==> garnet <==
## conv_top
module conv_top
#(
    parameter DATA_WIDTH  = 8,
    parameter KERNEL_SIZE = 25
)
(
    input  logic                     i_clk,
    input  logic                     i_arstn,
	input  logic                     i_arstn_perf,
	input  logic                     i_enable_count2,
    input  logic                     i_ready,
    input  logic                     i_valid,
    input  logic [KERNEL_SIZE - 1:0] i_bit_X,
    input  logic [KERNEL_SIZE - 1:0] i_bit_K,
    output logic [              1:0] o_conv,
    output logic                     o_ready,
    output logic                     o_valid,
	output logic [             31:0] o_perf_cycle_count,
	output logic [             31:0] o_perf_cycle_count2
);
    logic [3:0] s_count;
    logic s_valid_data_in;
    logic s_valid_data_out;
	logic [KERNEL_SIZE - 1:0] s_bit_X_delayed;
	logic [KERNEL_SIZE - 1:0] s_bit_K_delayed;
    logic [1:0] s_product [KERNEL_SIZE - 1:0];
    localparam N_OF_2FA = KERNEL_SIZE - 1;
    logic [N_OF_2FA - 1:0] s_carry_in;
    logic [N_OF_2FA - 1:0] s_carry_out;
    always_ff @(posedge i_clk, negedge i_arstn) begin
        if (~ i_arstn) begin
            s_bit_X_delayed <= '0;
            s_bit_K_delayed <= '0;
        end
        else if (s_valid_data_in) begin
            s_bit_X_delayed <= i_bit_X;
            s_bit_K_delayed <= i_bit_K;
        end
    end
    genvar i;
    generate
        for (i = 0; i < KERNEL_SIZE; i++) begin : serial_multipier
            serial_mul #(
                .DATA_WIDTH ( DATA_WIDTH )
            ) S_MUL0 (
                .i_clk     ( i_clk              ),
                .i_arstn   ( i_arstn            ),
                .i_valid   ( s_valid_data_in    ),
                .i_a       ( s_bit_X_delayed[i] ),
                .i_b       ( s_bit_K_delayed[i] ),
                .o_product ( s_product[i]       )
            );
        end
    endgenerate
    counter COUNT0 (
        .i_clk   ( i_clk           ),
        .i_arstn ( i_arstn         ),
        .i_valid ( s_valid_data_in ),
        .o_count ( s_count         )
    );
	assign s_valid_data_out = (s_count >= 4'd5) & (s_count <= 4'd12);
  ...
==> flow/config.mk <==
export PLATFORM = sky130hd
export DESIGN_NAME = conv_top
export DESIGN_NICKNAME = conv_top
export VERILOG_FILES = /design/flow/design.v
export SDC_FILE = /design/flow/constraint.sdc
export NUM_CORES = 4
export LEC_CHECK = 0
export CAP_MARGIN = 20
export CORE_MARGIN = 2
export CORE_UTILIZATION = 72
export CTS_CLUSTER_DIAMETER = 371
export CTS_CLUSTER_SIZE = 10
export PLACE_DENSITY_LB_ADDON = 0.19
export SETUP_SLACK_MARGIN = 0.57
export SLEW_MARGIN = 20
==> flow/constraint.sdc <==
create_clock -name core_clock -period 5.59 [get_ports {i_clk}]
set_input_delay 1.1180 -clock core_clock [delete_from_list [all_inputs] [get_ports {i_clk}]]
set_output_delay 1.1180 -clock core_clock [all_outputs]
set_load 0.01 [all_outputs]
run.sh (not shown) runs the stock make flow with config.mk's settings and CLKGATE_MAP_FILE=.
==> maple: changes against garnet <==
Settings changed: CTS_CLUSTER_DIAMETER 371 to 259, CTS_CLUSTER_SIZE 10 to default, GPL_ROUTABILITY_DRIVEN from default to 1, MAX_ROUTING_LAYER from default to met4, MIN_ROUTING_LAYER from default to met1, PLACE_DENSITY_LB_ADDON 0.19 to 0.01, SETUP_SLACK_MARGIN 0.57 to 0.71, SLEW_MARGIN 20 to 30, TNS_END_PERCENT from default to 90.
==> flow/constraint.sdc (replaced) <==
create_clock -name core_clock -period 5.09 [get_ports {i_clk}]
set_input_delay 1.0180 -clock core_clock [delete_from_list [all_inputs] [get_ports {i_clk}]]
set_output_delay 1.0180 -clock core_clock [all_outputs]
set_load 0.01 [all_outputs]
==> pepper: changes against garnet <==
Settings changed: CORE_UTILIZATION 72 to 40, CTS_CLUSTER_DIAMETER 371 to default, CTS_CLUSTER_SIZE 10 to default, PLACE_DENSITY_LB_ADDON 0.19 to default, SETUP_SLACK_MARGIN 0.57 to default.
==> flow/constraint.sdc (replaced) <==
create_clock -name core_clock -period 9.1 [get_ports {i_clk}]
set_input_delay 1.8200 -clock core_clock [delete_from_list [all_inputs] [get_ports {i_clk}]]
set_output_delay 1.8200 -clock core_clock [all_outputs]
set_load 0.01 [all_outputs]
==> fjord: changes against garnet <==
Settings changed: CORE_UTILIZATION 72 to 65, CTS_CLUSTER_DIAMETER 371 to default, CTS_CLUSTER_SIZE 10 to default, PLACE_DENSITY_LB_ADDON 0.19 to default, SETUP_SLACK_MARGIN 0.57 to default.
==> flow/constraint.sdc (replaced) <==
create_clock -name core_clock -period 8.31 [get_ports {i_clk}]
set_input_delay 1.6620 -clock core_clock [delete_from_list [all_inputs] [get_ports {i_clk}]]
set_output_delay 1.6620 -clock core_clock [all_outputs]
set_load 0.01 [all_outputs]
==> qor summary <==
| quantity | fjord | garnet | maple | pepper |
|---|---|---|---|---|
| Number of cells in the design after placement | 3451 | 3721 | 3724 | 3878 |
| Average wire length per cell after detail routing | 16.01 µm | 18.37 µm | 17.42 µm | 14.98 µm |
| Tap cell instance count | 748 | 672 | 672 | 1176 |
| Number of warning messages in the logs | 40 | 50 | 40 | 40 |
| Signal buf overhead | 0.03448 | 0.09546 | 0.09647 | 0.03412 |
| Fin worst setup slack | 0.3625 ns | -1.626 ns | -2.011 ns | 0.6454 ns |
| Non-clock buffer total of the final layout | 136 | 493 | 497 | 135 |
| Comb power | 0.00792 W | 0.0159 W | 0.0175 W | 0.00748 W |
| Clock group power | 0.00327 W | 0.00433 W | 0.00512 W | 0.00308 W |
| Crit path launch | serial_multipier[11].S_MUL0.I2B0.s_a_ff1 | serial_multipier[21].S_MUL0.I2B0.s_b_ff2 | serial_multipier[15].S_MUL0.I2B0.s_a_ff1 | - |
| Number of placement rows | 86 | 82 | 82 | 110 |
| DRT Wirelength | 57280 µm | 70250 µm | 67270 µm | 60180 µm |
| Unrepaired setup endpoints after global routing | no | yes | yes | no |
| Leakage | 19.79 nW | 21.37 nW | 21.58 nW | 19.84 nW |
| Switch Pwr | 0.006192 W | 0.01059 W | 0.01163 W | 0.005839 W |
| Iteration-0 DRC count of the detailed router | 1011 | 1064 | 1036 | 958 |
| Register-to-Register Setup Slack | 2.65 ns | -0.07 ns | -0.54 ns | 3.47 ns |
| Min Hold Slack | 0.4780 ns | 0.4752 ns | 0.4174 ns | 0.4676 ns |
| Placeable core region | 0.05499 mm² | 0.04986 mm² | 0.04986 mm² | 0.08974 mm² |
| Antenna violations before repair | 1 | 5 | 1 | 1 |
| Outcome | timing/DRC/antenna clean | failed layout checks | failed layout checks | timing/DRC/antenna clean |
| Reasons for failing layout checks | - | negative setup slack | negative setup slack | - |
| Relative slew slack | 0.2573 | 0.1498 | 0.3563 | 0.2519 |
| Final Setup Violations | 0 | 3 | 3 | 0 |
Power and IR drop assume default switching activity.
